==> flow/design.v <==
module cpu #(  
	parameter ADDR_W = 12,
	parameter INST_W = 32,
	parameter DATA_W = 11
)(
    input                   i_clk,
    input                   i_rst_n,
    input                   i_i_valid_inst,  
    input  [ INST_W-1 : 0 ] i_i_inst,        
    input                   i_d_valid_data,  
    input  [ DATA_W-1 : 0 ] i_d_data,        
    output                  o_i_valid_addr,  
    output [ ADDR_W-1 : 0 ] o_i_addr,        
    output [ DATA_W-1 : 0 ] o_d_w_data,      
    output [ ADDR_W-1 : 0 ] o_d_w_addr,      
    output [ ADDR_W-1 : 0 ] o_d_r_addr,      
    output                  o_d_MemRead,     
    output                  o_d_MemWrite,    
    output                  o_finish
);
localparam ALU_ADD = 3'd0, ALU_SUB = 3'd1, ALU_XOR = 3'd2, ALU_OR = 3'd3,
           ALU_AND = 3'd4, ALU_SLL = 3'd5, ALU_SRL = 3'd6;
integer i;
reg  [ADDR_W-1:0] pc_r;
reg               o_i_valid_addr_r;
reg               branch_r;           
reg               stall_r;            
reg  [INST_W-1:0] hold_inst_r;
reg               done_r, done2_r, o_finish_r;
reg               rd_write_id_r, mem_read_id_r, mem_write_id_r, alu_src_id_r;
reg  [2:0]        alu_ctr_r;
reg  [4:0]        rs1_id_r, rs2_id_r, rd_id_r;
reg  [DATA_W-1:0] rs1_value_r, rs2_value_r;
reg  [ADDR_W-1:0] imm_r;
reg               rd_write_ex_r, mem_read_ex_r;
reg  [4:0]        rd_ex_r;
reg  [DATA_W-1:0] alu_out_r;
reg  [ADDR_W-1:0] o_d_addr_r;
reg  [DATA_W-1:0] o_d_data_r;
reg               o_d_MemRead_r, o_d_MemWrite_r;
reg               rd_write_mem_r, mem_read_mem_r;
reg  [4:0]        rd_mem_r;
reg  [DATA_W-1:0] alu_out_mem_r;
reg  [DATA_W-1:0] reg_file_r [1:31];
assign o_i_valid_addr = o_i_valid_addr_r;
assign o_i_addr       = pc_r;
assign o_d_w_addr     = o_d_addr_r;
assign o_d_r_addr     = o_d_addr_r;
assign o_d_w_data     = o_d_data_r;
assign o_d_MemRead    = o_d_MemRead_r;
assign o_d_MemWrite   = o_d_MemWrite_r;
assign o_finish       = o_finish_r;
wire [DATA_W-1:0] write_back_data = mem_read_mem_r ? i_d_data : alu_out_mem_r;
wire [INST_W-1:0] inst     = stall_r ? hold_inst_r : i_i_inst;
wire              id_valid = (stall_r | (i_i_valid_inst & ~branch_r)) & ~done_r;
wire [6:0] opcode = inst[6:0];
wire [4:0] rd     = inst[11:7];
wire [2:0] func_3 = inst[14:12];
wire [4:0] rs1    = inst[19:15];
wire [4:0] rs2    = inst[24:20];
wire [6:0] func_7 = inst[31:25];
wire [ADDR_W-1:0] imm_i = inst[31:20];
wire [ADDR_W-1:0] imm_s = {inst[31:25], inst[11:7]};
wire [ADDR_W-1:0] bta   = {inst[7], inst[30:25], inst[11:8], 1'b0};
wire op_ld  = (opcode == 7'b0000011);
wire op_sd  = (opcode == 7'b0100011);
wire op_br  = (opcode == 7'b1100011) && (func_3[2:1] == 2'b00);
wire op_imm = (opcode == 7'b0010011) && (func_3 != 3'b010) && (func_3 != 3'b011);
wire op_r   = (opcode == 7'b0110011) &&
              ((func_7 == 7'b0100000) ||
               ((func_7 == 7'b0000000) && (func_3 != 3'b001) && (func_3 != 3'b010) &&
                (func_3 != 3'b011) && (func_3 != 3'b101)));
wire op_eof = &inst;
wire use_rs1 = op_ld | op_sd | op_br | op_imm | op_r;
wire use_rs2 = op_sd | op_br | op_r;
wire wr_rd   = (op_ld | op_imm | op_r) && (rd != 5'd0);
reg [2:0] alu_ctr_w;
always @(*) begin
    alu_ctr_w = ALU_ADD;
    if (op_r && func_7[5]) alu_ctr_w = ALU_SUB;
    else if (op_r || op_imm) begin
        case (func_3)
            3'b100:  alu_ctr_w = ALU_XOR;
            3'b110:  alu_ctr_w = ALU_OR;
            3'b111:  alu_ctr_w = ALU_AND;
            3'b001:  alu_ctr_w = ALU_SLL;
            3'b101:  alu_ctr_w = ALU_SRL;
            default: alu_ctr_w = ALU_ADD;
        endcase
    end
end
reg [DATA_W-1:0] rs1_value, rs2_value;
always @(*) begin
    if (rs1 == 5'd0)                               rs1_value = 0;
    else if (rd_write_ex_r && !mem_read_ex_r && rd_ex_r == rs1) rs1_value = alu_out_r;
    else if (rd_write_mem_r && rd_mem_r == rs1)    rs1_value = write_back_data;
    else                                           rs1_value = reg_file_r[rs1];
    if (rs2 == 5'd0)                               rs2_value = 0;
    else if (rd_write_ex_r && !mem_read_ex_r && rd_ex_r == rs2) rs2_value = alu_out_r;
    else if (rd_write_mem_r && rd_mem_r == rs2)    rs2_value = write_back_data;
    else                                           rs2_value = reg_file_r[rs2];
end
wire hit_id1  = use_rs1 && (rs1 != 5'd0) && (rs1 == rd_id_r);
wire hit_id2  = use_rs2 && (rs2 != 5'd0) && (rs2 == rd_id_r);
wire hit_ex1  = use_rs1 && (rs1 != 5'd0) && (rs1 == rd_ex_r);
wire hit_ex2  = use_rs2 && (rs2 != 5'd0) && (rs2 == rd_ex_r);
wire stall_w  = id_valid && (
                  (rd_write_id_r && mem_read_id_r && (hit_id1 || hit_id2)) ||       
                  (op_br && rd_write_id_r && (hit_id1 || hit_id2)) ||               
                  (op_br && rd_write_ex_r && mem_read_ex_r && (hit_ex1 || hit_ex2)));  
wire issue    = id_valid && !stall_w;
wire br_taken = issue && op_br && ((rs1_value == rs2_value) ^ func_3[0]);
wire [ADDR_W-1:0] id_pc = pc_r - 4;
reg [DATA_W-1:0] alu_in_1, alu_in_2;
always @(*) begin
    if (rd_write_ex_r && rd_ex_r == rs1_id_r)         alu_in_1 = alu_out_r;
    else if (rd_write_mem_r && rd_mem_r == rs1_id_r)  alu_in_1 = write_back_data;
    else                                              alu_in_1 = rs1_value_r;
    if (rd_write_ex_r && rd_ex_r == rs2_id_r)         alu_in_2 = alu_out_r;
    else if (rd_write_mem_r && rd_mem_r == rs2_id_r)  alu_in_2 = write_back_data;
    else                                              alu_in_2 = rs2_value_r;
end
wire [ADDR_W-1:0] opb  = alu_src_id_r ? imm_r : {alu_in_2[DATA_W-1], alu_in_2};
wire [ADDR_W-1:0] sum  = {alu_in_1[DATA_W-1], alu_in_1} + opb;
reg  [DATA_W-1:0] alu_out_w;
always @(*) begin
    case (alu_ctr_r)
        ALU_SUB: alu_out_w = alu_in_1 - alu_in_2;
        ALU_XOR: alu_out_w = alu_in_1 ^ opb[DATA_W-1:0];
        ALU_OR:  alu_out_w = alu_in_1 | opb[DATA_W-1:0];
        ALU_AND: alu_out_w = alu_in_1 & opb[DATA_W-1:0];
        ALU_SLL: alu_out_w = alu_in_1 << opb[4:0];
        ALU_SRL: alu_out_w = alu_in_1 >> opb[4:0];
        default: alu_out_w = sum[DATA_W-1:0];
    endcase
end
always @(posedge i_clk or negedge i_rst_n) begin
    if (~i_rst_n) begin
        pc_r             <= 0;
        o_i_valid_addr_r <= 0;
        branch_r         <= 0;
        stall_r          <= 0;
        hold_inst_r      <= 0;
        done_r           <= 0;
        done2_r          <= 0;
        o_finish_r       <= 0;
        rd_write_id_r    <= 0;
        mem_read_id_r    <= 0;
        mem_write_id_r   <= 0;
        alu_src_id_r     <= 0;
        alu_ctr_r        <= 0;
        rs1_id_r         <= 0;
        rs2_id_r         <= 0;
        rd_id_r          <= 0;
        rs1_value_r      <= 0;
        rs2_value_r      <= 0;
        imm_r            <= 0;
        rd_write_ex_r    <= 0;
        mem_read_ex_r    <= 0;
        rd_ex_r          <= 0;
        alu_out_r        <= 0;
        o_d_addr_r       <= 0;
        o_d_data_r       <= 0;
        o_d_MemRead_r    <= 0;
        o_d_MemWrite_r   <= 0;
        rd_write_mem_r   <= 0;
        mem_read_mem_r   <= 0;
        rd_mem_r         <= 0;
        alu_out_mem_r    <= 0;
        for (i = 1; i < 32; i = i + 1)
            reg_file_r[i] <= 0;
    end else begin
        o_i_valid_addr_r <= 1'b1;
        if (br_taken)
            pc_r <= id_pc + bta;
        else if (o_i_valid_addr_r && !stall_w)
            pc_r <= pc_r + 4;
        branch_r    <= br_taken;
        stall_r     <= stall_w;
        hold_inst_r <= inst;
        if (issue && op_eof) done_r <= 1'b1;
        done2_r    <= done_r;
        o_finish_r <= done2_r;
        rd_write_id_r  <= issue && wr_rd;
        mem_read_id_r  <= issue && op_ld;
        mem_write_id_r <= issue && op_sd;
        alu_src_id_r   <= !op_r;
        alu_ctr_r      <= alu_ctr_w;
        rs1_id_r       <= use_rs1 ? rs1 : 5'd0;
        rs2_id_r       <= use_rs2 ? rs2 : 5'd0;
        rd_id_r        <= wr_rd ? rd : 5'd0;
        rs1_value_r    <= rs1_value;
        rs2_value_r    <= rs2_value;
        imm_r          <= op_sd ? imm_s : imm_i;
        rd_write_ex_r  <= rd_write_id_r;
        mem_read_ex_r  <= mem_read_id_r;
        rd_ex_r        <= rd_id_r;
        alu_out_r      <= alu_out_w;
        o_d_addr_r     <= sum;
        o_d_data_r     <= alu_in_2;
        o_d_MemRead_r  <= mem_read_id_r;
        o_d_MemWrite_r <= mem_write_id_r;
        rd_write_mem_r <= rd_write_ex_r;
        mem_read_mem_r <= mem_read_ex_r;
        rd_mem_r       <= rd_ex_r;
        alu_out_mem_r  <= alu_out_r;
        if (rd_write_mem_r)
            reg_file_r[rd_mem_r] <= write_back_data;
    end
end
endmodule
==> flow/run.sh <==
#!/bin/bash
# the make line also repeats each setting of config.mk as NAME=value (left out here)
make -C /OpenROAD-flow-scripts/flow DESIGN_CONFIG=/design/flow/config.mk WORK_HOME=/design/flow/orfs CLKGATE_MAP_FILE= finish
==> flow/config.mk <==
export PLATFORM = sky130hd
export DESIGN_NAME = cpu
export DESIGN_NICKNAME = cpu
export VERILOG_FILES = /design/flow/design.v
export SDC_FILE = /design/flow/constraint.sdc
export NUM_CORES = 4
export LEC_CHECK = 0
export ABC_AREA = 1
export CAP_MARGIN = 20
export CORE_MARGIN = 2
export CORE_UTILIZATION = 28
export GPL_ROUTABILITY_DRIVEN = 0
export GPL_TIMING_DRIVEN = 0
export MAX_ROUTING_LAYER = met5
export SLEW_MARGIN = 15
==> flow/constraint.sdc <==
create_clock -name core_clock -period 8.07 [get_ports {i_clk}]
set_input_delay 1.6140 -clock core_clock [delete_from_list [all_inputs] [get_ports {i_clk}]]
set_output_delay 1.6140 -clock core_clock [all_outputs]
set_load 0.01 [all_outputs]
==> run notes, run 1 <==
run metrics: CTS tree yes, min Tclk post-route 6.17 ns, main flop type dfrtp_1, drt pass-1 iters 12, Post-CTS Setup Repair Bufs 0, post-synthesis adder-cell area fraction 0.0241, DRT Wirelength 144000 µm, Async SR Flop Fraction 1.00, total core area 0.107 mm², Layout Area Growth over Synthesis 16.5%, reg2reg start mem_read_mem_r, comb area leader simple AND/OR/NAND/NOR gates, drt wl/cell 24.3 µm, Clock Tree Buf Depth 3, Die Area 0.110 mm², YS chip area 0.0300 mm², Peak supply drop 0.000207 V, Starting DRT DRC Count 5506, worst setup path start i_i_inst[22], Init Core Util 0.281, Top-area cell share 0.418, Final ANT Viol Nets 0, Max Clk Rate 0.162 GHz, Slowest-stage cell, CP nor2_1, drt drc 0, Power Density 226 mW/mm², reg-to-reg slack, setup 2.60 ns, clock root cell clkbuf_16, worst slew pin tran 1.38 ns, fin nets 4570, worst setup margin 1.90 ns, row cnt 120, Resized Gates After CTS 0, area fraction in mux cells 0.00200, worst hold start done2_r, Synth top cell by count nand2_1, clock skew 0.0561 ns, XOR/XNOR Fraction of Synth Area 0.0131, Syn Nets 4402, RSZ-0062 raised after global routing no, syn avg cell area 6.98 µm², Seq. cell area 0.0126 mm², Vias 32600, Yosys Instances 4299, largest power group the clock network, cycle use final 0.764, critical path depth 28, Flops after synth 502, synthesis warning total 2, WHS Path Cells 0, die width 331 µm, Simple Share, Synth 0.360, Leakage Power 17.8 nW, CP max stage delay 0.69 ns, power share of the clock group 0.353, critical path capture point type register, area leader, netlist dfrtp_1, Mapped Cells 4299, Multi-input gate area 0.0153 mm², most frequent cells after synthesis nand2_1 (1507), dfrtp_1 (502), nand3_1 (461), o21ai_0 (451), nor2_1 (444), CP startpoint kind input port, Top Ports 98, final hold vios 0, max cap viols 0, worst-path fanout max 10, clock group power 2.79 mW, most numerous cell on the critical path nand2_1, PortBufs 95, Hold Path Class register to register, worst setup path class input port to register, WHS Endpoint o_finish_r, CTS H-tree lvls 2, combinational share of power 0.300, Place WS 1.63 ns, initial antenna violation count 6, R2R cell count 23, switch share 0.378, HPWL Detailed 105000 µm, tool warnings 39, CP required 8.59 ns, largest net degree at the start of global routing 95, CP arrival 6.69 ns, Yosys cell types 53, CTS sink cnt 502, CP Capture Point pc_r[4], Cell Int Power 4.91 mW, Seq pwr share 0.347, Final Setup Violations 0, clk slew on worst S/H paths 0.06 ns, P_comb 2.37 mW, die height 331 µm, Num CTS Buffers 55, vias in the first global route 29600, grt total ovfl 0, # hold bufs at CTS 0, reg2reg end alu_out_r[10], final slew viol count 0, hold slack final 0.360 ns, status finished clean, ao+oa area frac 0.110, switching power of the nets 2.98 mW, Tot GR Track Use 0.252, Post-synth EDFFs 0, Slew headroom 0.0807, delay-heaviest family, CP simple AND/OR/NAND/NOR gates, vias per cell 5.52, clk latency late pin 0.68 ns, Seq share, synth 0.418, Fillers 11400, Worst Path Buf+Inv 6, Synth Cell Area 0.0300 mm², Cell area leaders dfrtp_1 (42%), nand2_1 (19%), nand3_1 (7.7%), global-route wire length before repair 205000 µm, Sequential Power 2.74 mW
## through the flow
| step | util | power [mW] | std cells | area [µm²] | TNS, ns |
|---|---|---|---|---|---|
| after detailed placement | 0.309 | 5.01 | 5810 | 33000 | 0 |
| after floorplan | - | 3.78 | 4299 | 30000 | 0 |
| after global placement | 0.307 | 4.96 | 5797 | 32700 | -8856.53 |
| after CTS | 0.327 | 7.76 | 5910 | 34900 | 0 |
| final | 0.327 | 7.89 | 5918 | 35000 | 0 |
| after global routing | 0.327 | 8.10 | 5913 | 34900 | 0 |
## routing by layer
metal	global-route usage	routed length (µm)	vias up
li1	-	-	14200
met1	0.318	54800	15300
met2	0.360	57500	2465
met3	0.102	20300	725
met4	0.150	10800	10
met5	0.00608	142	-
## area by class of cell
cell class,instances,share of cell area
tap,1403,0.0502
clock inverter,21,0.00945
buffer,238,0.0339
timing repair buffer,111,0.0355
multi-input combinational,3301,0.438
sequential,502,0.359
inverter,258,0.0277
clock buffer,79,0.0457
antenna,5,0.000358
==> inputs of run 2 (changes only) <==
- ABC_AREA: 1 -> not set
- CORE_UTILIZATION: 28 -> 32
- GPL_ROUTABILITY_DRIVEN: 0 -> not set
- GPL_TIMING_DRIVEN: 0 -> not set
- MAX_ROUTING_LAYER: met5 -> not set
- SLEW_MARGIN: 15 -> 20
- clock period: 8.07 -> 10.3 ns (I/O delays scaled with it)
==> run notes, run 2 <==
run metrics: status finished clean, R2R cell count 15, post-synthesis adder-cell area fraction 0.0253, Sequential Power 2.20 mW, largest net degree at the start of global routing 84, reg2reg start stall_r, Mapped Cells 3206, CP cell instances clkdlybuf4s50_1 > nor4bb_1 > or2_1 > a22oi_1 > o22ai_1 > or4_1 > nor4_1 > a2111oi_2 > xnor2_1 > nand4_1 > nor3_4 > mux2i_2 > mux2_2, clk slew on worst S/H paths 0.06 ns, main flop type dfrtp_1, cycle use final 0.725, final hold vios 0, YS chip area 0.0286 mm², worst setup path start i_i_inst[19], fin nets 3317, clock skew 0.0392 ns, clk latency late pin 0.66 ns, M1 wire length 49700 µm, clock root cell clkbuf_16, critical path capture point type register, row cnt 109, grt total ovfl 0, largest power group sequential cells, CP max stage delay 1.07 ns, fin cells 4427, reg2reg end pc_r[2], combinational share of power 0.267, area leader, netlist dfrtp_1, die width 303 µm, DRT Wirelength 129000 µm, die height 303 µm, tool warnings 39, hold slack final 0.377 ns, ao+oa area frac 0.241, worst hold start done2_r, final slew viol count 0, Slowest-stage cell, CP nor4_1, Simple Share, Synth 0.169, Init Core Util 0.324, total core area 0.0885 mm², Vias 27300, syn avg cell area 8.93 µm², Synth top cell by count dfrtp_1, initial antenna violation count 9, Hold Path Class register to register, synthesis warning total 2, Synth Cell Area 0.0286 mm², P_comb 1.56 mW, min Tclk post-route 7.47 ns, vias per cell 6.16, Worst Path Buf+Inv 1, WHS Endpoint o_finish_r, CP arrival 7.99 ns, RSZ-0062 raised after global routing no, CP Capture Point pc_r[2], Post-CTS Setup Repair Bufs 0, reg-to-reg slack, setup 3.49 ns, Place WS 2.45 ns, setup_tns 0 ns, CP startpoint kind input port, drt wl/cell 29.2 µm, max cap viols 0, Routed met3 length 17000 µm, delay-heaviest family, CP simple AND/OR/NAND/NOR gates, Post-synth EDFFs 0, Final Setup Violations 0, clock group power 2.07 mW, CTS H-tree lvls 2, Power Density 177 mW/mm², most frequent cells after synthesis dfrtp_1 (502), nand2_1 (335), nor2_1 (333), a21oi_1 (286), o21ai_0 (248), CTS tree yes, Syn Nets 3309, met2 WL 53100 µm, Cell area leaders dfrtp_1 (44%), a21oi_1 (5.0%), nand2_1 (4.4%), XOR/XNOR Fraction of Synth Area 0.0299, worst setup path class input port to register, Cell Int Power 3.82 mW, Core Util, Final 0.372, Yosys cell types 105, top layer in use met5, area fraction in mux cells 0.0406, drt pass-1 iters 9, global-route wire length before repair 185000 µm, critical path depth 13, CTS sink cnt 502, Max Clk Rate 0.134 GHz, CP required 10.82 ns, switching power of the nets 2.00 mW, Num CTS Buffers 54, Leakage Power 13.2 nW, worst-path fanout max 14, Final ANT Viol Nets 0, Async SR Flop Fraction 1.00, Slew headroom 0.149, worst setup margin 2.83 ns, Layout Area Growth over Synthesis 14.9%, vias in the first global route 25800, Flops after synth 502, PortBufs 95, worst slew pin tran 1.27 ns, Seq pwr share 0.377, Seq share, synth 0.439, Tot GR Track Use 0.277, Top Ports 98, Resized Gates After CTS 0, Placed Cells 4321, Clock Tree Buf Depth 3, WHS Path Cells 0, # hold bufs at CTS 0, comb area leader AND-OR/OR-AND gates, Die Area 0.0919 mm², Routability Congestion 1.01, drt drc 0, Yosys Instances 3206, HPWL Detailed 86000 µm, Top-area cell share 0.439, Starting DRT DRC Count 4366, switch share 0.344, power share of the clock group 0.355, Peak supply drop 0.000114 V
-- run 2: per-stage QoR --
stage / cell area (µm²) / total power [mW]
after floorplan: 28600 / 3.10
after global placement: 31000 / 3.73
after detailed placement: 31000 / 3.73
after CTS: 32800 / 5.80
after global routing: 32900 / 6.05
final: 32900 / 5.83
-- run 2: layout make-up --
type | count | area, µm²
Antenna cell | 4 | 10.0
Clock buffer | 69 | 1480
Clock inverter | 31 | 382
Fill cell | 8958 | 55600
Inverter | 119 | 447
Multi-Input combinational cell | 2336 | 14800
Sequential cell | 502 | 12600
Tap cell | 1165 | 1460
Timing Repair Buffer | 201 | 1760
-- run 2: metal layers --
layer | GRT usage | up-vias
met3 | 0.107 | 582
met5 | 0.00414 | -
met2 | 0.396 | 1921
met4 | 0.166 | 22
met1 | 0.353 | 13100
li1 | - | 11600
==> inputs of run 3 (changes only) <==
- ABC_AREA: not set -> 0
- CELL_PAD_IN_SITES_GLOBAL_PLACEMENT: not set -> 0
- CORE_ASPECT_RATIO: not set -> 0.92
- CORE_UTILIZATION: 32 -> 72
- CTS_CLUSTER_DIAMETER: not set -> 134
- GPL_ROUTABILITY_DRIVEN: not set -> 1
- GPL_TIMING_DRIVEN: not set -> 1
- SETUP_SLACK_MARGIN: not set -> -0.02
- clock period: 10.3 -> 2.05 ns (I/O delays scaled with it)
==> run notes, run 3 <==
yosys + openroad results -> Async SR Flop Fraction 1.00, Yosys cell types 105, Seq share, synth 0.439, Place WS -3.20 ns, die height 195 µm, Mapped Cells 3206, Die Area 0.0414 mm², Synth Cell Area 0.0286 mm², Fail Step 4_1_cts, Routability Congestion 1.44, XOR/XNOR Fraction of Synth Area 0.0299, syn avg cell area 8.93 µm², area leader, netlist dfrtp_1, dpl cell area 0.0373 mm², row cnt 70, Syn Nets 3309, Top-area cell share 0.439, main flop type dfrtp_1, stop err [ERROR DPL-0038] Utilization greater than 100%, impossible to legalize, comb area leader AND-OR/OR-AND gates, post-synthesis adder-cell area fraction 0.0253, ao+oa area frac 0.241, Init Core Util 0.725, total core area 0.0395 mm², area fraction in mux cells 0.0406, Top Ports 98, Placed Cells 4503, Cell area leaders dfrtp_1 (44%), a21oi_1 (5.0%), nand2_1 (4.4%), die width 212 µm, Simple Share, Synth 0.169, YS chip area 0.0286 mm², Flops after synth 502, Yosys Instances 3206, synthesis warning total 2, HPWL Detailed 114000 µm, status aborted with a tool error, PortBufs 95, most frequent cells after synthesis dfrtp_1 (502), nand2_1 (335), nor2_1 (333), a21oi_1 (286), o21ai_0 (248), Post-synth EDFFs 0, Synth top cell by count dfrtp_1
==> inputs of run 4 (changes only) <==
- ABC_AREA: 0 -> not set
- CELL_PAD_IN_SITES_DETAIL_PLACEMENT: not set -> 2
- CELL_PAD_IN_SITES_GLOBAL_PLACEMENT: 0 -> not set
- CORE_ASPECT_RATIO: 0.92 -> 0.7
- CORE_UTILIZATION: 72 -> 39
- CTS_CLUSTER_DIAMETER: 134 -> not set
- CTS_CLUSTER_SIZE: not set -> 21
- GPL_ROUTABILITY_DRIVEN: 1 -> not set
- GPL_TIMING_DRIVEN: 1 -> 0
- MAX_ROUTING_LAYER: not set -> met4
- MIN_ROUTING_LAYER: not set -> met2
- SETUP_SLACK_MARGIN: -0.02 -> not set
- TNS_END_PERCENT: not set -> 45
- clock period: 2.05 -> 10.0 ns (I/O delays scaled with it)
==> run notes, run 4 <==
yosys + openroad results -> stop err [ERROR GRT-0116] Global routing finished with congestion. Check the congestion regions in the DRC Viewer., die width 328 µm, Clock Tree Buf Depth 3, Post-synth EDFFs 0, syn avg cell area 8.93 µm², comb area leader AND-OR/OR-AND gates, Yosys cell types 105, Mapped Cells 3206, XOR/XNOR Fraction of Synth Area 0.0299, Tot GR Track Use 1.11, Die Area 0.0756 mm², row cnt 83, total core area 0.0730 mm², Flops after synth 502, synthesis warning total 2, Routability Congestion 1.48, Async SR Flop Fraction 1.00, Init Core Util 0.392, post-synthesis adder-cell area fraction 0.0253, CTS H-tree lvls 2, status aborted with a tool error, clock root cell clkbuf_16, ao+oa area frac 0.241, # hold bufs at CTS 0, most frequent cells after synthesis dfrtp_1 (502), nand2_1 (335), nor2_1 (333), a21oi_1 (286), o21ai_0 (248), Resized Gates After CTS 0, die height 231 µm, area fraction in mux cells 0.0406, Synth Cell Area 0.0286 mm², Cell area leaders dfrtp_1 (44%), a21oi_1 (5.0%), nand2_1 (4.4%), Top Ports 98, Syn Nets 3309, CTS sink cnt 502, main flop type dfrtp_1, Synth top cell by count dfrtp_1, Post-CTS Setup Repair Bufs 0, area leader, netlist dfrtp_1, HPWL Detailed 176000 µm, YS chip area 0.0286 mm², grt total ovfl 6386, Seq share, synth 0.439, Top-area cell share 0.439, Fail Step 5_1_grt, Simple Share, Synth 0.169, Num CTS Buffers 55, Yosys Instances 3206, PortBufs 95
==> run 4: metrics by stage <==
| step | area (µm²) | TNS (ns) | utilization | setup WS (ns) | cells |
|---|---|---|---|---|---|
| 3_3_place_gp | 30800 | -8235.80 | 0.422 | -16.50 | 4278 |
| 3_5_place_dp | 31400 | 0 | 0.430 | 1.14 | 4305 |
| 4_1_cts | 33300 | 0 | 0.457 | 1.63 | 4407 |
| 2_1_floorplan | 28600 | 0 | - | 4.20 | 3206 |
==> run 4: metal layers <==
layer	track usage	overflow
met2	0.979	536
met1	-	-
met5	-	-
met4	0.830	334
met3	1.44	5516
==> inputs of run 5 (changes only) <==
- ABC_AREA: not set -> 1
- CAP_MARGIN: 20 -> 15
- CELL_PAD_IN_SITES_DETAIL_PLACEMENT: 2 -> not set
- CORE_ASPECT_RATIO: 0.7 -> not set
- CORE_MARGIN: 2 -> 9
- CORE_UTILIZATION: 39 -> 19
- CTS_CLUSTER_SIZE: 21 -> not set
- GPL_ROUTABILITY_DRIVEN: not set -> 0
- GPL_TIMING_DRIVEN: 0 -> not set
- MAX_ROUTING_LAYER: met4 -> not set
- PLACE_DENSITY_LB_ADDON: not set -> 0.22
- SETUP_SLACK_MARGIN: not set -> 1.47
- TNS_END_PERCENT: 45 -> not set
- clock period: 10.0 -> 7.81 ns (I/O delays scaled with it)
==> run notes, run 5 <==
run metrics: status complete, but fails checks, Failed Checks design-rule violations, Top-area cell share 0.418, Seq share, synth 0.418, DRT Wirelength 143000 µm, P_comb 2.14 mW, post-synthesis adder-cell area fraction 0.0241, Cell area leaders dfrtp_1 (42%), nand2_1 (19%), nand3_1 (7.7%), setup_tns 0 ns, PortBufs 95, clock group power 3.20 mW, tool warnings 47, Num CTS Buffers 66, CP max stage delay 0.79 ns, drt drc 6, worst hold start done2_r, Init Core Util 0.192, final hold vios 0, met1 usage in global routing 0, CP Capture Point pc_r[11], clock root cell clkbuf_16, GR Util met2 0.271, Async SR Flop Fraction 1.00, worst-path fanout max 18, Simple Share, Synth 0.360, critical path capture point type register, area leader, netlist dfrtp_1, YS chip area 0.0300 mm², Hold Path Class register to register, CP startpoint kind input port, switching power of the nets 3.08 mW, reg-to-reg slack, setup 2.00 ns, worst setup path class input port to register, Final Setup Violations 0, combinational share of power 0.262, worst slew pin tran 1.27 ns, Die Area 0.173 mm², XOR/XNOR Fraction of Synth Area 0.0131, grt total ovfl 0, Mapped Cells 4299, global-route wire length before repair 204000 µm, critical path depth 24, clk latency late pin 0.71 ns, Top Ports 98, Slowest-stage cell, CP o21ai_4, power share of the clock group 0.391, synthesis warning total 2, Layout Area Growth over Synthesis 17.4%, CTS tree yes, largest power group the clock network, area fraction in mux cells 0.00200, CP cell instances clkdlybuf4s50_1 > o21ai_4 > nor2_4 > buf_4 > nand3_1 > nand2_1 > nor2_1 > nand2_1 > nor2_1 > nand2_1 > nand2_1 > a21oi_1 > nand2_1 > nand2_1 > nor2_1 > nand2_1 > nor2_1 > nand3_1 > nand3_2 > buf_4 > nand2_1 > inv_2 > nand2_1 > nand2_1, Flops after synth 502, reg2reg end pc_r[11], drt wl/cell 22.3 µm, max cap viols 0, largest net degree at the start of global routing 129, worst setup path start i_i_inst[24], die height 415 µm, Slew headroom 0.155, M3 GR Usage 0.323, grt peak-use layer met3, drt pass-1 iters 52, cycle use final 0.784, CTS H-tree lvls 3, R2R cell count 25, CP required 8.42 ns, Yosys cell types 53, Sequential Power 2.85 mW, CTS sink cnt 502, Seq pwr share 0.347, clk slew on worst S/H paths 0.06 ns, most numerous cell on the critical path nand2_1, Max Clk Rate 0.163 GHz, fin nets 4388, Leakage Power 17.5 nW, WHS Path Cells 0, Yosys Instances 4299, Clock Tree Buf Depth 3, die width 415 µm, total core area 0.157 mm², RSZ-0062 raised after global routing no, main flop type dfrtp_1, CP arrival 6.73 ns, reg2reg start stall_r, Tot GR Track Use 0.242, WHS Endpoint o_finish_r, vias in the first global route 43600, most frequent cells after synthesis nand2_1 (1507), dfrtp_1 (502), nand3_1 (461), o21ai_0 (451), nor2_1 (444), Synth Cell Area 0.0300 mm², initial antenna violation count 0, Worst Path Buf+Inv 4, HPWL Detailed 93900 µm, syn avg cell area 6.98 µm², ao+oa area frac 0.110, clock skew 0.0379 ns, min Tclk post-route 6.12 ns, Final ANT Viol Nets 0, comb area leader simple AND/OR/NAND/NOR gates, Cell Int Power 5.12 mW, Final Power 8.20 mW, Syn Nets 4402, Synth top cell by count nand2_1, Peak supply drop 0.000132 V, Power Density 233 mW/mm², row cnt 145, final slew viol count 0, Starting DRT DRC Count 8804, vias per cell 6.48, Vias 41500, Post-synth EDFFs 0, delay-heaviest family, CP simple AND/OR/NAND/NOR gates, switch share 0.376
==> run 5: cell type report <==
| cell class | instances | area, µm² |
|---|---|---|
| Fill cell | 17500 | 121000 |
| Clock inverter | 17 | 126 |
| Antenna cell | 19 | 47.5 |
| Sequential cell | 502 | 12600 |
| Multi-Input combinational cell | 3301 | 15500 |
| Tap cell | 2058 | 2570 |
| Clock buffer | 98 | 1990 |
| Timing Repair Buffer | 156 | 1470 |
| Inverter | 258 | 972 |
==> run 5: stage by stage <==
stage / hold slack, ns / util / cell area [µm²] / std cells / worst slack [ns]
finish: 0.346 / 0.225 / 35200 / 6409 / 1.69
detailed placement: 0.336 / 0.211 / 33000 / 6272 / 1.60
global route: 0.365 / 0.225 / 35200 / 6390 / 1.48
CTS: 0.350 / 0.224 / 35100 / 6387 / 2.29
floorplan: 0.331 / - / 30000 / 4299 / 3.27
global placement: 0.335 / 0.211 / 33000 / 6272 / 1.59
==> run 5: repair_timing <==
| item | in CTS | in global routing |
|---|---|---|
| resized | 0 | 2 |
| hold buffers | 0 | 0 |
| endpoints found under the setup margin | 0 | 9 |
| buffers inserted | 0 | 3 |
==> run 5: routing by layer <==
| metal | routed length [µm] | vias to the layer above |
|---|---|---|
| li1 | - | 13700 |
| met1 | 0 | 14400 |
| met2 | 64300 | 11800 |
| met3 | 59500 | 1494 |
| met4 | 16300 | 92 |
| met5 | 2630 | - |
==> inputs of run 6 (changes only) <==
- ABC_AREA: 1 -> not set
- CAP_MARGIN: 15 -> 20
- CORE_MARGIN: 9 -> 2
- CORE_UTILIZATION: 19 -> 40
- CTS_CLUSTER_DIAMETER: not set -> 255
- GPL_ROUTABILITY_DRIVEN: 0 -> not set
- GPL_TIMING_DRIVEN: not set -> 0
- PLACE_DENSITY_LB_ADDON: 0.22 -> not set
- SETUP_SLACK_MARGIN: 1.47 -> -0.73
- clock period: 7.81 -> 10.0 ns (I/O delays scaled with it)
==> run notes, run 6 <==
yosys + openroad results -> area leader, netlist dfrtp_1, Die Area 0.0738 mm², Async SR Flop Fraction 1.00, PortBufs 95, Top-area cell share 0.439, Routability Congestion 1.42, stop err [ERROR GRT-0116] Global routing finished with congestion. Check the congestion regions in the DRC Viewer., Yosys cell types 105, YS chip area 0.0286 mm², post-synthesis adder-cell area fraction 0.0253, Num CTS Buffers 60, die width 272 µm, Flops after synth 502, Post-synth EDFFs 0, HPWL Detailed 142000 µm, Synth Cell Area 0.0286 mm², Post-CTS Setup Repair Bufs 0, # hold bufs at CTS 0, Place WS 1.58 ns, Mapped Cells 3206, Top Ports 98, CTS sink cnt 502, Clock Tree Buf Depth 3, area fraction in mux cells 0.0406, syn avg cell area 8.93 µm², status aborted with a tool error, CTS H-tree lvls 2, Init Core Util 0.402, Tot GR Track Use 0.887, Simple Share, Synth 0.169, Synth top cell by count dfrtp_1, clock root cell clkbuf_16, synthesis warning total 2, Resized Gates After CTS 0, Yosys Instances 3206, Cell area leaders dfrtp_1 (44%), a21oi_1 (5.0%), nand2_1 (4.4%), ao+oa area frac 0.241, Fail Step 5_1_grt, Syn Nets 3309, Seq share, synth 0.439, row cnt 98, die height 272 µm, XOR/XNOR Fraction of Synth Area 0.0299, most frequent cells after synthesis dfrtp_1 (502), nand2_1 (335), nor2_1 (333), a21oi_1 (286), o21ai_0 (248), main flop type dfrtp_1, total core area 0.0712 mm², Placed Cells 4276, comb area leader AND-OR/OR-AND gates, grt total ovfl 1183
run 6: per-layer routing:
layer  global-route usage  GRT overflow
met5                0.773           117
met1                    -             -
met3                0.963           719
met2                0.906           190
met4                0.749           157
run 6: through the flow:
stage                     instance area [µm²]  hold WS [ns]
after floorplan                         28600         0.331
after global placement                  30800         0.335
after detailed placement                31300         0.341
after CTS                               33500         0.354
==> inputs of run 7 (changes only) <==
- CAP_MARGIN: 20 -> 5
- CELL_PAD_IN_SITES_DETAIL_PLACEMENT: not set -> 1
- CELL_PAD_IN_SITES_GLOBAL_PLACEMENT: not set -> 1
- CTS_CLUSTER_DIAMETER: 255 -> 162
- CTS_CLUSTER_SIZE: not set -> 98
- TNS_END_PERCENT: not set -> 45
==> run notes, run 7 <==
yosys + openroad results -> Resized Gates After CTS 0, Yosys Instances 3206, syn avg cell area 8.93 µm², Die Area 0.0738 mm², # hold bufs at CTS 0, Async SR Flop Fraction 1.00, dpl cell area 0.0314 mm², stop err [ERROR GRT-0116] Global routing finished with congestion. Check the congestion regions in the DRC Viewer., ao+oa area frac 0.241, CTS H-tree lvls 1, Fail Step 5_1_grt, Synth top cell by count dfrtp_1, Flops after synth 502, die height 272 µm, HPWL Detailed 137000 µm, die width 272 µm, clock root cell clkbuf_16, Simple Share, Synth 0.169, comb area leader AND-OR/OR-AND gates, Synth Cell Area 0.0286 mm², XOR/XNOR Fraction of Synth Area 0.0299, post-synthesis adder-cell area fraction 0.0253, Yosys cell types 105, area fraction in mux cells 0.0406, Clock Tree Buf Depth 3, Mapped Cells 3206, Top-area cell share 0.439, PortBufs 95, grt total ovfl 1479, row cnt 98, Cell area leaders dfrtp_1 (44%), a21oi_1 (5.0%), nand2_1 (4.4%), Syn Nets 3309, Init Core Util 0.402, area leader, netlist dfrtp_1, synthesis warning total 2, Num CTS Buffers 11, Place WS 1.25 ns, most frequent cells after synthesis dfrtp_1 (502), nand2_1 (335), nor2_1 (333), a21oi_1 (286), o21ai_0 (248), status aborted with a tool error, Post-synth EDFFs 0, main flop type dfrtp_1, Tot GR Track Use 0.914, Placed Cells 4276, Seq share, synth 0.439, Post-CTS Setup Repair Bufs 0, CTS sink cnt 502, total core area 0.0712 mm², YS chip area 0.0286 mm², Routability Congestion 1.41, Top Ports 98
==> run 7: through the flow <==
| step | util | setup TNS (ns) | hold WS (ns) |
|---|---|---|---|
| 2_1_floorplan | - | 0 | 0.331 |
| 3_3_place_gp | 0.432 | -8222.21 | 0.342 |
| 3_5_place_dp | 0.441 | 0 | 0.340 |
| 4_1_cts | 0.447 | 0 | 0.395 |
==> run 7: metal layers <==
layer / global-route usage / GRT overflow
met3: 1.02 / 1022
met4: 0.746 / 132
met2: 0.919 / 185
met5: 0.855 / 140
met1: - / -
==> inputs of run 8 (changes only) <==
- CAP_MARGIN: 5 -> 20
- CELL_PAD_IN_SITES_DETAIL_PLACEMENT: 1 -> not set
- CELL_PAD_IN_SITES_GLOBAL_PLACEMENT: 1 -> not set
- CORE_UTILIZATION: 40 -> 72
- CTS_CLUSTER_DIAMETER: 162 -> not set
- CTS_CLUSTER_SIZE: 98 -> 10
- GPL_TIMING_DRIVEN: 0 -> not set
- MIN_ROUTING_LAYER: met2 -> not set
- SETUP_SLACK_MARGIN: -0.73 -> not set
- TNS_END_PERCENT: 45 -> not set
- clock period: 10.0 -> 3.71 ns (I/O delays scaled with it)
==> run notes, run 8 <==
yosys + openroad results -> clock root cell clkbuf_16, Yosys cell types 105, XOR/XNOR Fraction of Synth Area 0.0299, Synth top cell by count dfrtp_1, Top Ports 98, Fail Step 5_1_grt, Place WS -1.61 ns, most frequent cells after synthesis dfrtp_1 (502), nand2_1 (335), nor2_1 (333), a21oi_1 (286), o21ai_0 (248), Post-synth EDFFs 0, Cell area leaders dfrtp_1 (44%), a21oi_1 (5.0%), nand2_1 (4.4%), YS chip area 0.0286 mm², PortBufs 95, Init Core Util 0.726, Tot GR Track Use 0.778, synthesis warning total 2, HPWL Detailed 94000 µm, dpl cell area 0.0346 mm², status aborted with a tool error, area leader, netlist dfrtp_1, Syn Nets 3309, stop err [ERROR GRT-0116] Global routing finished with congestion. Check the congestion regions in the DRC Viewer., die width 203 µm, Synth Cell Area 0.0286 mm², Async SR Flop Fraction 1.00, Top-area cell share 0.439, total core area 0.0395 mm², comb area leader AND-OR/OR-AND gates, Yosys Instances 3206, syn avg cell area 8.93 µm², Routability Congestion 1.34, Simple Share, Synth 0.169, Clock Tree Buf Depth 3, area fraction in mux cells 0.0406, main flop type dfrtp_1, row cnt 73, post-synthesis adder-cell area fraction 0.0253, Seq share, synth 0.439, CTS sink cnt 502, die height 203 µm, Mapped Cells 3206, CTS H-tree lvls 2, grt total ovfl 128, Die Area 0.0414 mm², Flops after synth 502, ao+oa area frac 0.241, Num CTS Buffers 57
[run 8: per-stage QoR]
step                      std cells  power (mW)  hold WS (ns)
after CTS                      4294        16.5        0.0703
after global placement         4206        10.9         0.340
after floorplan                3206        8.65         0.331
after detailed placement       4206        11.1         0.336
[run 8: timing repair]
action	CTS
pin swaps	46
hold buffers	0
setup buffers	21
gates resized	102
endpoints found under the setup margin	31
[run 8: layer usage]
metal | global-route usage | overflow
met3 | 0.621 | 11
met1 | 0.797 | 3
met5 | 0.412 | 3
met2 | 0.935 | 59
met4 | 0.734 | 52
==> inputs of run 9 (changes only) <==
- ABC_AREA: not set -> 1
- CAP_MARGIN: 20 -> 35
- CTS_CLUSTER_SIZE: 10 -> 17
- PLACE_DENSITY_LB_ADDON: not set -> 0.06
- SETUP_SLACK_MARGIN: not set -> 1.56
- clock period: 3.71 -> 5.31 ns (I/O delays scaled with it)
==> run notes, run 9 <==
yosys + openroad results -> XOR/XNOR Fraction of Synth Area 0.0131, comb area leader simple AND/OR/NAND/NOR gates, PortBufs 95, HPWL Detailed 75300 µm, Post-synth EDFFs 0, total core area 0.0410 mm², Yosys Instances 4299, Top-area cell share 0.418, main flop type dfrtp_1, Init Core Util 0.732, row cnt 74, most frequent cells after synthesis nand2_1 (1507), dfrtp_1 (502), nand3_1 (461), o21ai_0 (451), nor2_1 (444), post-synthesis adder-cell area fraction 0.0241, Tot GR Track Use 0.781, Synth Cell Area 0.0300 mm², Flops after synth 502, Mapped Cells 4299, area fraction in mux cells 0.00200, stop err [ERROR GRT-0232] Routing congestion too high. Check the congestion heatmap in the GUI., Syn Nets 4402, CTS H-tree lvls 2, Seq share, synth 0.418, Fail Step 5_1_grt, CTS sink cnt 502, # hold bufs at CTS 0, clock root cell clkbuf_16, Place WS 0.216 ns, Routability Congestion 1.11, Clock Tree Buf Depth 3, dpl cell area 0.0318 mm², Yosys cell types 53, synthesis warning total 2, Simple Share, Synth 0.360, Cell area leaders dfrtp_1 (42%), nand2_1 (19%), nand3_1 (7.7%), Synth top cell by count nand2_1, Die Area 0.0433 mm², grt total ovfl 102, area leader, netlist dfrtp_1, Top Ports 98, die height 208 µm, ao+oa area frac 0.110, YS chip area 0.0300 mm², status aborted with a tool error, syn avg cell area 6.98 µm², die width 208 µm, Async SR Flop Fraction 1.00, Num CTS Buffers 53
run 9: what timing repair did:
action / 4_1_cts
buffers inserted: 102
gates cloned: 14
hold endpoints to repair: 0
pin swaps: 86
setup endpoints to repair: 31
resized: 345
run 9: stage by stage:
step | util | cells
detailed placement | 0.775 | 4821
global placement | 0.773 | 4816
floorplan | - | 4299
CTS | 0.878 | 5034
run 9: per-layer routing:
metal	overflow	GRT usage
met5	0	0.280
met4	50	0.770
met3	5	0.639
met2	47	0.927
met1	0	0.799
==> inputs of run 10 (changes only) <==
- ABC_AREA: 1 -> not set
- CAP_MARGIN: 35 -> 20
- CORE_UTILIZATION: 72 -> 62
- CTS_CLUSTER_SIZE: 17 -> 100
- PLACE_DENSITY_LB_ADDON: 0.06 -> not set
- SETUP_SLACK_MARGIN: 1.56 -> not set
- clock period: 5.31 -> 10.1 ns (I/O delays scaled with it)
==> run notes, run 10 <==
run metrics: vias in the first global route 26900, reg2reg end pc_r[2], Layout Area Growth over Synthesis 12.0%, ao+oa area frac 0.241, min Tclk post-route 7.41 ns, Yosys cell types 105, final hold vios 0, fin nets 3299, Seq share, synth 0.439, die width 219 µm, Syn Nets 3309, post-synthesis adder-cell area fraction 0.0253, Max Clk Rate 0.135 GHz, global-route wire length before repair 181000 µm, CTS sink cnt 502, RSZ-0062 raised after global routing no, row cnt 78, Post-CTS Setup Repair Bufs 0, Fillers 3486, WHS Path Cells 0, Final ANT Viol Nets 0, reg-to-reg slack, setup 3.28 ns, Worst Path Buf+Inv 1, CP startpoint kind input port, Tot GR Track Use 0.524, drt drc 0, clk slew on worst S/H paths 0.06 ns, syn avg cell area 8.93 µm², switching power of the nets 2.01 mW, die height 219 µm, most frequent cells after synthesis dfrtp_1 (502), nand2_1 (335), nor2_1 (333), a21oi_1 (286), o21ai_0 (248), initial antenna violation count 4, CP cell instances clkdlybuf4s50_1 > and4b_1 > nor2_2 > nor2_1 > a221oi_1 > nand4b_1 > nor3_1 > a311oi_1 > xnor2_1 > nand4_1 > nor3_4 > mux2i_2 > mux2_2, CP required 10.62 ns, synthesis warning total 2, DRT Wirelength 126000 µm, Mapped Cells 3206, worst slew pin tran 1.57 ns, clock skew 0.0389 ns, Flops after synth 502, CP arrival 7.93 ns, CTS tree yes, worst setup path start i_i_inst[19], fin cells 3849, clock root cell clkbuf_16, Cell Int Power 3.91 mW, setup_tns 0 ns, power share of the clock group 0.348, Multi-input gate area 0.0147 mm², Num CTS Buffers 53, CP max stage delay 0.77 ns, grt total ovfl 0, Resized Gates After CTS 0, largest power group sequential cells, clk latency late pin 0.67 ns, Cell area leaders dfrtp_1 (44%), a21oi_1 (5.0%), nand2_1 (4.4%), Clock Tree Buf Depth 3, Synth Cell Area 0.0286 mm², reg2reg start stall_r, Routability Congestion 1.08, Leakage Power 13.1 nW, combinational share of power 0.274, critical path capture point type register, delay-heaviest family, CP simple AND/OR/NAND/NOR gates, Power Density 185 mW/mm², largest net degree at the start of global routing 181, drt pass-1 iters 12, Yosys Instances 3206, CP Capture Point pc_r[2], clock group power 2.06 mW, Simple Share, Synth 0.169, Top-area cell share 0.439, worst hold start mem_write_id_r, Top Ports 98, Vias 29200, main flop type dfrtp_1, Die Area 0.0479 mm², Async SR Flop Fraction 1.00, critical path depth 13, Slew headroom -0.0488, status complete, but fails checks, Peak supply drop 0.000220 V, # hold bufs at CTS 0, switch share 0.339, Placed Cells 3737, YS chip area 0.0286 mm², cycle use final 0.734, Seq. cell area 0.0126 mm², Synth top cell by count dfrtp_1, CTS H-tree lvls 2, area fraction in mux cells 0.0406, worst-path fanout max 14, PortBufs 95, WHS Endpoint o_d_MemWrite_r, total core area 0.0455 mm², Hold Path Class register to register, Init Core Util 0.630, Sequential Power 2.24 mW, drt wl/cell 32.7 µm, HPWL Detailed 81100 µm, R2R cell count 13, tool warnings 49, area leader, netlist dfrtp_1, comb area leader AND-OR/OR-AND gates, P_comb 1.62 mW, Starting DRT DRC Count 7027, worst setup path class input port to register, Final Setup Violations 0, XOR/XNOR Fraction of Synth Area 0.0299, Slowest-stage cell, CP nor3_1, vias per cell 7.59, final slew viol count 6, Post-synth EDFFs 0, Failed Checks max-capacitance violations, max-slew violations, Seq pwr share 0.378, max cap viols 1
run 10: stage by stage:
step	setup WS, ns	total power, mW	area, µm²	hold slack, ns	util
2_1_floorplan	4.28	3.16	28600	0.331	-
3_3_place_gp	2.54	3.72	30100	0.337	0.662
3_5_place_dp	2.55	3.76	30100	0.340	0.662
4_1_cts	3.17	5.78	31900	0.354	0.702
5_1_grt	2.68	6.09	32000	0.371	0.705
6_report	2.69	5.93	32100	0.354	0.705
run 10: per-layer routing:
| layer | vias up | wire length, µm | global-route usage |
|---|---|---|---|
| met5 | - | 424 | 0.0448 |
| met4 | 14 | 11300 | 0.320 |
| met3 | 900 | 22100 | 0.278 |
| met2 | 2821 | 47800 | 0.690 |
| met1 | 13900 | 44100 | 0.668 |
| li1 | 11600 | - | - |
run 10: area by class of cell:
cell class,instances,share of cell area
multi-input cells,2336,0.460
flip-flops and latches,502,0.392
repair buffers,184,0.0538
clock buffers,74,0.0489
well taps,600,0.0234
inverters,119,0.0139
clock inverters,23,0.00765
diodes,11,0.000858
==> inputs of run 11 (changes only) <==
- CORE_UTILIZATION: 62 -> 72
- CTS_CLUSTER_DIAMETER: not set -> 390
- CTS_CLUSTER_SIZE: 100 -> 10
- PLACE_DENSITY: not set -> 0.43
- clock period: 10.1 -> 2.92 ns (I/O delays scaled with it)
==> run notes, run 11 <==
yosys + openroad results -> PortBufs 95, Place WS -2.41 ns, Post-synth EDFFs 0, Routability Congestion 1.29, Syn Nets 3309, Die Area 0.0414 mm², status aborted with a tool error, synthesis warning total 2, Fail Step 4_1_cts, row cnt 73, HPWL Detailed 104000 µm, area leader, netlist dfrtp_1, total core area 0.0395 mm², dpl cell area 0.0366 mm², Cell area leaders dfrtp_1 (44%), a21oi_1 (5.0%), nand2_1 (4.4%), Seq share, synth 0.439, Init Core Util 0.726, Simple Share, Synth 0.169, Yosys cell types 105, Top-area cell share 0.439, syn avg cell area 8.93 µm², Yosys Instances 3206, YS chip area 0.0286 mm², post-synthesis adder-cell area fraction 0.0253, die width 203 µm, most frequent cells after synthesis dfrtp_1 (502), nand2_1 (335), nor2_1 (333), a21oi_1 (286), o21ai_0 (248), Synth Cell Area 0.0286 mm², XOR/XNOR Fraction of Synth Area 0.0299, comb area leader AND-OR/OR-AND gates, stop err [ERROR DPL-0038] Utilization greater than 100%, impossible to legalize, Mapped Cells 3206, Flops after synth 502, main flop type dfrtp_1, Async SR Flop Fraction 1.00, die height 203 µm, area fraction in mux cells 0.0406, ao+oa area frac 0.241, Top Ports 98, Synth top cell by count dfrtp_1
-- run 11: stage by stage --
stage / power, mW / std cells
2_1_floorplan: 11.0 / 3206
3_3_place_gp: 14.2 / 4463
3_5_place_dp: 14.7 / 4463
==> inputs of run 12 (changes only) <==
- CELL_PAD_IN_SITES_DETAIL_PLACEMENT: not set -> 2
- CORE_ASPECT_RATIO: not set -> 0.7
- CORE_UTILIZATION: 72 -> 39
- CTS_CLUSTER_DIAMETER: 390 -> 145
- CTS_CLUSTER_SIZE: 10 -> 21
- GPL_TIMING_DRIVEN: not set -> 0
- MAX_ROUTING_LAYER: not set -> met4
- MIN_ROUTING_LAYER: not set -> met2
- PLACE_DENSITY: 0.43 -> 0.82
- TNS_END_PERCENT: not set -> 55
- clock period: 2.92 -> 10.0 ns (I/O delays scaled with it)
==> run notes, run 12 <==
yosys + openroad results -> CTS H-tree lvls 1, Yosys cell types 105, synthesis warning total 2, comb area leader AND-OR/OR-AND gates, PortBufs 95, Syn Nets 3309, Num CTS Buffers 27, Top Ports 98, grt total ovfl 6388, Yosys Instances 3206, Mapped Cells 3206, most frequent cells after synthesis dfrtp_1 (502), nand2_1 (335), nor2_1 (333), a21oi_1 (286), o21ai_0 (248), stop err [ERROR GRT-0116] Global routing finished with congestion. Check the congestion regions in the DRC Viewer., Init Core Util 0.392, Post-synth EDFFs 0, YS chip area 0.0286 mm², area fraction in mux cells 0.0406, Fail Step 5_1_grt, Top-area cell share 0.439, Cell area leaders dfrtp_1 (44%), a21oi_1 (5.0%), nand2_1 (4.4%), post-synthesis adder-cell area fraction 0.0253, total core area 0.0730 mm², clock root cell clkbuf_16, HPWL Detailed 178000 µm, Flops after synth 502, area leader, netlist dfrtp_1, XOR/XNOR Fraction of Synth Area 0.0299, # hold bufs at CTS 0, Synth Cell Area 0.0286 mm², status aborted with a tool error, row cnt 83, Post-CTS Setup Repair Bufs 0, Seq share, synth 0.439, CTS sink cnt 502, Clock Tree Buf Depth 3, syn avg cell area 8.93 µm², die width 328 µm, Async SR Flop Fraction 1.00, Simple Share, Synth 0.169, Resized Gates After CTS 0, die height 231 µm, main flop type dfrtp_1, Routability Congestion 1.50, ao+oa area frac 0.241, Synth top cell by count dfrtp_1, Tot GR Track Use 1.09, Die Area 0.0756 mm²
-- run 12: routing by layer --
layer / overflow / track usage
met3: 5409 / 1.42
met4: 378 / 0.805
met1: - / -
met2: 601 / 0.976
met5: - / -
-- run 12: metrics by stage --
| stage | instances | cell area, µm² | worst slack (ns) | utilization |
|---|---|---|---|---|
| 4_1_cts | 4343 | 32300 | 1.50 | 0.442 |
| 3_5_place_dp | 4315 | 31600 | 0.934 | 0.433 |
| 3_3_place_gp | 4278 | 30800 | -16.37 | 0.422 |
| 2_1_floorplan | 3206 | 28600 | 4.20 | - |
==> inputs of run 13 (changes only) <==
- CELL_PAD_IN_SITES_DETAIL_PLACEMENT: 2 -> not set
- CORE_ASPECT_RATIO: 0.7 -> not set
- CORE_UTILIZATION: 39 -> 32
- CTS_CLUSTER_DIAMETER: 145 -> not set
- CTS_CLUSTER_SIZE: 21 -> not set
- GPL_TIMING_DRIVEN: 0 -> not set
- MAX_ROUTING_LAYER: met4 -> not set
- MIN_ROUTING_LAYER: met2 -> not set
- PLACE_DENSITY: 0.82 -> not set
- TNS_END_PERCENT: 55 -> not set
- clock period: 10.0 -> 15.3 ns (I/O delays scaled with it)
==> run notes, run 13 <==
run metrics: status finished clean, Tot GR Track Use 0.273, clk slew on worst S/H paths 0.05 ns, Sequential Power 1.48 mW, Die Area 0.0919 mm², R2R cell count 14, switch share 0.341, CTS tree yes, delay-heaviest family, CP simple AND/OR/NAND/NOR gates, Cell Int Power 2.63 mW, final slew viol count 0, WHS Endpoint o_finish_r, Synth top cell by count dfrtp_1, P_comb 1.07 mW, Hold Path Class register to register, YS chip area 0.0286 mm², Power Density 121 mW/mm², Worst Path Buf+Inv 2, fin cells 4417, Seq pwr share 0.370, global-route wire length before repair 182000 µm, clk latency late pin 0.67 ns, Async SR Flop Fraction 1.00, drt pass-1 iters 9, CP Capture Point pc_r[1], Num CTS Buffers 55, drt drc 0, max cap viols 0, Final ANT Viol Nets 0, drt wl/cell 28.8 µm, Syn Nets 3309, vias in the first global route 25700, largest net degree at the start of global routing 160, CP required 15.81 ns, Flops after synth 502, critical path capture point type register, die height 303 µm, clock group power 1.44 mW, Slew headroom 0.0781, Post-synth EDFFs 0, row cnt 109, reg-to-reg slack, setup 8.28 ns, main flop type dfrtp_1, Final Setup Violations 0, hold slack final 0.354 ns, Simple Share, Synth 0.169, initial antenna violation count 7, comb area leader AND-OR/OR-AND gates, cycle use final 0.557, CP arrival 9.04 ns, syn avg cell area 8.93 µm², largest power group sequential cells, power share of the clock group 0.361, Mapped Cells 3206, Seq share, synth 0.439, Resized Gates After CTS 0, Yosys Instances 3206, Top Ports 98, fin nets 3310, tool warnings 41, WHS Path Cells 0, setup_tns 0 ns, area fraction in mux cells 0.0406, Top-area cell share 0.439, Synth Cell Area 0.0286 mm², worst-path fanout max 13, Max Clk Rate 0.117 GHz, die width 303 µm, Layout Area Growth over Synthesis 15.2%, worst setup path start i_i_inst[24], Post-CTS Setup Repair Bufs 0, ao+oa area frac 0.241, CP cell instances clkdlybuf4s50_1 > mux2i_4 > clkinv_1 > nand2_1 > nand2_1 > a222oi_1 > o2111ai_1 > nor4bb_1 > o22ai_1 > xnor2_1 > o2111ai_1 > nor3_4 > mux2i_2 > mux2_2, Cell area leaders dfrtp_1 (44%), a21oi_1 (5.0%), nand2_1 (4.4%), Init Core Util 0.324, worst setup path class input port to register, XOR/XNOR Fraction of Synth Area 0.0299, combinational share of power 0.269, switching power of the nets 1.36 mW, Leakage Power 13.3 nW, total core area 0.0885 mm², CP max stage delay 1.02 ns, worst hold start done2_r, Vias 27200, Starting DRT DRC Count 4116, grt total ovfl 0, Clock Tree Buf Depth 3, final hold vios 0, reg2reg end pc_r[1], clock root cell clkbuf_16, Slowest-stage cell, CP nor4bb_1, # hold bufs at CTS 0, area leader, netlist dfrtp_1, DRT Wirelength 127000 µm, CTS H-tree lvls 2, vias per cell 6.15, Yosys cell types 105, PortBufs 95, critical path depth 14, most frequent cells after synthesis dfrtp_1 (502), nand2_1 (335), nor2_1 (333), a21oi_1 (286), o21ai_0 (248), worst slew pin tran 1.38 ns, HPWL Detailed 83900 µm, Peak supply drop 0.0000761 V, min Tclk post-route 8.53 ns, CP startpoint kind input port, synthesis warning total 2, clock skew 0.0645 ns, reg2reg start stall_r, post-synthesis adder-cell area fraction 0.0253, Placed Cells 4310, CTS sink cnt 502, RSZ-0062 raised after global routing no, Routability Congestion 1.00
run 13: final cells by class:
cell class	instances	area, µm²
clock inverter	33	424
fill	9040	55500
sequential	502	12600
multi-input combinational	2336	14800
inverter	119	447
timing repair buffer	193	1820
antenna	1	2.50
clock buffer	68	1510
tap	1165	1460
run 13: metal layers:
layer  part of all wire  routed length [µm]  track usage  vias to the layer above
met4              0.067                8490        0.158                       10
met1               0.39               49600        0.349                    13100
met2               0.41               52600        0.393                     1909
met3               0.13               16700        0.101                      507
li1                   -                   -            -                    11700
met5            0.00053                  68            0                        -
run 13: per-stage QoR:
stage	total power [mW]	setup slack, ns	util	cell area, µm²
after global placement	2.50	6.38	0.349	30900
final	4.00	6.77	0.373	33000
after floorplan	2.08	8.44	-	28600
after CTS	3.95	7.02	0.371	32800
after detailed placement	2.51	6.37	0.349	30900
after global routing	4.14	6.74	0.373	33000
==> inputs of run 14 (changes only) <==
- CORE_UTILIZATION: 32 -> 66
- clock period: 15.3 -> 6.15 ns (I/O delays scaled with it)
==> run notes, run 14 <==
run metrics: Tot GR Track Use 0.586, clock skew 0.0297 ns, Mapped Cells 3206, vias in the first global route 28500, Cell Int Power 6.48 mW, delay-heaviest family, CP AND-OR/OR-AND gates, Die Area 0.0451 mm², drt wl/cell 33.3 µm, CP cell instances inv_1 > o31ai_4 > buf_4 > a22oi_1 > o22ai_1 > or4_1 > nor4_1 > buf_4 > a2111oi_2 > xnor2_1 > nand4_1 > nor3_4 > buf_12 > mux2_2 > or3_1 > nand4_1, final slew viol count 0, Power Density 299 mW/mm², total core area 0.0430 mm², Seq pwr share 0.375, PortBufs 95, power share of the clock group 0.345, area fraction in mux cells 0.0406, Init Core Util 0.666, comb area leader AND-OR/OR-AND gates, CP arrival 6.85 ns, Post-CTS Setup Repair Bufs 0, Hold Path Class register to register, Yosys cell types 105, grt peak-use layer met2, fin nets 3434, Yosys Instances 3206, Slew headroom 0.189, CP Capture Point pc_r[11], vias per cell 7.70, Num CTS Buffers 52, Synth Cell Area 0.0286 mm², Resized Gates After CTS 0, combinational share of power 0.281, Peak supply drop 0.000334 V, Flops after synth 502, worst slew pin tran 1.21 ns, clk slew on worst S/H paths 0.06 ns, Layout Area Growth over Synthesis 15.5%, Synth top cell by count dfrtp_1, clk latency late pin 0.65 ns, main flop type dfrtp_1, die height 212 µm, CP max stage delay 0.91 ns, WHS Path Cells 0, Post-synth EDFFs 0, final hold vios 0, clock group power 3.41 mW, Failed Checks negative setup slack, area leader, netlist dfrtp_1, worst setup path class register to register, drt drc 0, post-synthesis adder-cell area fraction 0.0253, syn avg cell area 8.93 µm², Simple Share, Synth 0.169, largest net degree at the start of global routing 159, # hold bufs at CTS 0, DRT Wirelength 132000 µm, worst-path fanout max 66, Cell area leaders dfrtp_1 (44%), a21oi_1 (5.0%), nand2_1 (4.4%), RSZ-0062 raised after global routing no, Place WS 0.148 ns, reg-to-reg slack, setup -0.13 ns, YS chip area 0.0286 mm², Sequential Power 3.71 mW, XOR/XNOR Fraction of Synth Area 0.0299, CP startpoint kind register, CTS H-tree lvls 2, WHS Endpoint o_finish_r, Max Clk Rate 0.159 GHz, drt pass-1 iters 14, M3 GR Usage 0.351, largest power group sequential cells, clock root cell clkbuf_16, global-route wire length before repair 189000 µm, CP required 6.73 ns, Top-area cell share 0.439, CTS sink cnt 502, reg2reg start stall_r, Slowest-stage cell, CP dfrtp_4, P_comb 2.78 mW, synthesis warning total 2, initial antenna violation count 11, switching power of the nets 3.42 mW, HPWL Detailed 86800 µm, max cap viols 0, CTS tree yes, GR Util met2 0.763, Final Setup Violations 9, tool warnings 53, Final ANT Viol Nets 0, Seq share, synth 0.439, Async SR Flop Fraction 1.00, reg2reg end pc_r[11], cycle use final 1.02, row cnt 76, ao+oa area frac 0.241, Top Ports 98, critical path capture point type register, Clock Tree Buf Depth 3, Syn Nets 3309, critical path depth 16, Starting DRT DRC Count 7755, worst setup path start stall_r, Leakage Power 13.8 nW, hold slack final 0.353 ns, die width 212 µm, Routability Congestion 1.18, worst hold start done2_r, worst setup margin -0.127 ns, min Tclk post-route 6.28 ns, R2R cell count 16, most frequent cells after synthesis dfrtp_1 (502), nand2_1 (335), nor2_1 (333), a21oi_1 (286), o21ai_0 (248), Vias 30500, switch share 0.346, setup_tns -0.328 ns, status complete, but fails checks, met1 usage in global routing 0.711, Worst Path Buf+Inv 4, grt total ovfl 0
run 14: final cells by class:
cell class,instances,area [µm²]
timing repair buffer,320,2810
clock inverter,20,280
multi-input combinational,2336,14700
fill,2985,9900
antenna,10,25.0
sequential,502,12600
inverter,119,447
clock buffer,73,1510
tap,585,732
run 14: through the flow:
step                total power, mW  utilization  std cells  instance area [µm²]
floorplan                      5.19            -       3206                28600
global placement               6.25        0.727       3862                31200
detailed placement             6.33        0.727       3862                31200
CTS                            9.68        0.769       3955                33000
global route                   10.1        0.769       3957                33100
finish                         9.90        0.770       3965                33100
run 14: routing by layer:
layer	vias to the layer above	routed length, µm
li1	11900	-
met1	14300	44000
met2	3260	49900
met3	1074	25000
met4	23	12500
met5	-	576
==> inputs of run 15 (changes only) <==
- CAP_MARGIN: 20 -> 5
- CORE_UTILIZATION: 66 -> 40
- CTS_CLUSTER_DIAMETER: not set -> 255
- GPL_TIMING_DRIVEN: not set -> 0
- MIN_ROUTING_LAYER: not set -> met1
- SETUP_SLACK_MARGIN: not set -> -0.73
- TNS_END_PERCENT: not set -> 45
- clock period: 6.15 -> 10.0 ns (I/O delays scaled with it)
==> run notes, run 15 <==
run metrics: Placed Cells 4275, Cell Int Power 4.09 mW, delay-heaviest family, CP AND-OR/OR-AND gates, Seq share, synth 0.439, CP cell instances clkdlybuf4s50_1 > clkbuf_1 > or3b_1 > o22ai_2 > buf_2 > nand2_1 > a21oi_1 > a211o_1 > o221ai_1 > o21ai_1 > xnor2_1 > nand3_1 > nor3_4 > mux2i_2 > mux2_2, area fraction in mux cells 0.0406, CTS tree yes, global-route wire length before repair 258000 µm, CP startpoint kind input port, vias in the first global route 28900, Flops after synth 502, Synth top cell by count dfrtp_1, CTS sink cnt 502, Final Setup Violations 0, drt drc 0, Final ANT Viol Nets 0, most frequent cells after synthesis dfrtp_1 (502), nand2_1 (335), nor2_1 (333), a21oi_1 (286), o21ai_0 (248), cycle use final 0.839, Clock Tree Buf Depth 3, Worst Path Buf+Inv 3, clk slew on worst S/H paths 0.06 ns, switch share 0.377, XOR/XNOR Fraction of Synth Area 0.0299, Synth Cell Area 0.0286 mm², Final Power 6.57 mW, min Tclk post-route 8.39 ns, clock group power 2.31 mW, Peak supply drop 0.000174 V, P_comb 2.00 mW, Cell area leaders dfrtp_1 (44%), a21oi_1 (5.0%), nand2_1 (4.4%), status finished clean, CTS H-tree lvls 2, Async SR Flop Fraction 1.00, Power Density 197 mW/mm², DRT Wirelength 195000 µm, Layout Area Growth over Synthesis 16.5%, clock root cell clkbuf_16, switching power of the nets 2.48 mW, Routability Congestion 1.16, PortBufs 95, R2R cell count 23, die height 272 µm, WHS Path Cells 0, RSZ-0062 raised after global routing no, worst setup path class input port to register, reg2reg end alu_out_r[10], Post-CTS Setup Repair Bufs 0, area leader, netlist dfrtp_1, post-synthesis adder-cell area fraction 0.0253, Place WS 1.56 ns, CP arrival 8.94 ns, Yosys cell types 105, die width 272 µm, Vias 31200, YS chip area 0.0286 mm², vias per cell 7.09, grt total ovfl 0, worst setup path start i_i_inst[22], combinational share of power 0.304, Max Clk Rate 0.119 GHz, # hold bufs at CTS 0, reg2reg start mem_read_mem_r, max cap viols 0, CP Capture Point pc_r[2], final instance area 0.0334 mm², clock skew 0.0397 ns, Slowest-stage cell, CP o22ai_2, Top Ports 98, worst hold start done2_r, tool warnings 39, final hold vios 0, dpl cell area 0.0313 mm², fin nets 3491, CP required 10.55 ns, Mapped Cells 3206, largest power group the clock network, critical path capture point type register, critical path depth 15, total core area 0.0712 mm², Simple Share, Synth 0.169, ao+oa area frac 0.241, Resized Gates After CTS 0, Starting DRT DRC Count 5125, main flop type dfrtp_1, final slew viol count 0, Seq pwr share 0.345, WHS Endpoint o_finish_r, reg-to-reg slack, setup 2.89 ns, worst slew pin tran 1.40 ns, Top-area cell share 0.439, hold slack final 0.352 ns, HPWL Detailed 144000 µm, Tot GR Track Use 0.522, Hold Path Class register to register, Init Core Util 0.402, comb area leader AND-OR/OR-AND gates, initial antenna violation count 22, synthesis warning total 2, Die Area 0.0738 mm², row cnt 98, power share of the clock group 0.351, Syn Nets 3309, syn avg cell area 8.93 µm², Leakage Power 13.6 nW, fin cells 4396, Sequential Power 2.27 mW, worst-path fanout max 10, worst setup margin 1.61 ns, CP max stage delay 1.03 ns, Num CTS Buffers 59, clk latency late pin 0.68 ns, Slew headroom 0.0669, Post-synth EDFFs 0, drt wl/cell 44.4 µm, drt pass-1 iters 9, largest net degree at the start of global routing 96, Yosys Instances 3206
## run 15: layout make-up
cell class | count | area [µm²]
buffer | 249 | 1170
timing repair buffer | 121 | 1330
clock buffer | 86 | 1670
antenna | 10 | 25.0
clock inverter | 23 | 325
tap | 950 | 1190
sequential | 502 | 12600
inverter | 119 | 447
fill | 6934 | 37900
multi-input combinational | 2336 | 14600
## run 15: layer usage
metal	up-vias	wire length, µm	track usage
met5	-	183	0.00193
met4	20	21300	0.433
met3	921	27900	0.248
met2	2834	77300	0.727
met1	15400	68500	0.605
li1	12000	-	-
## run 15: stage by stage
stage,setup TNS (ns),util
4_1_cts,0,0.467
6_report,0,0.468
3_5_place_dp,0,0.439
3_3_place_gp,-8166.17,0.432
2_1_floorplan,0,-
5_1_grt,0,0.468
Power and IR drop assume default switching activity.
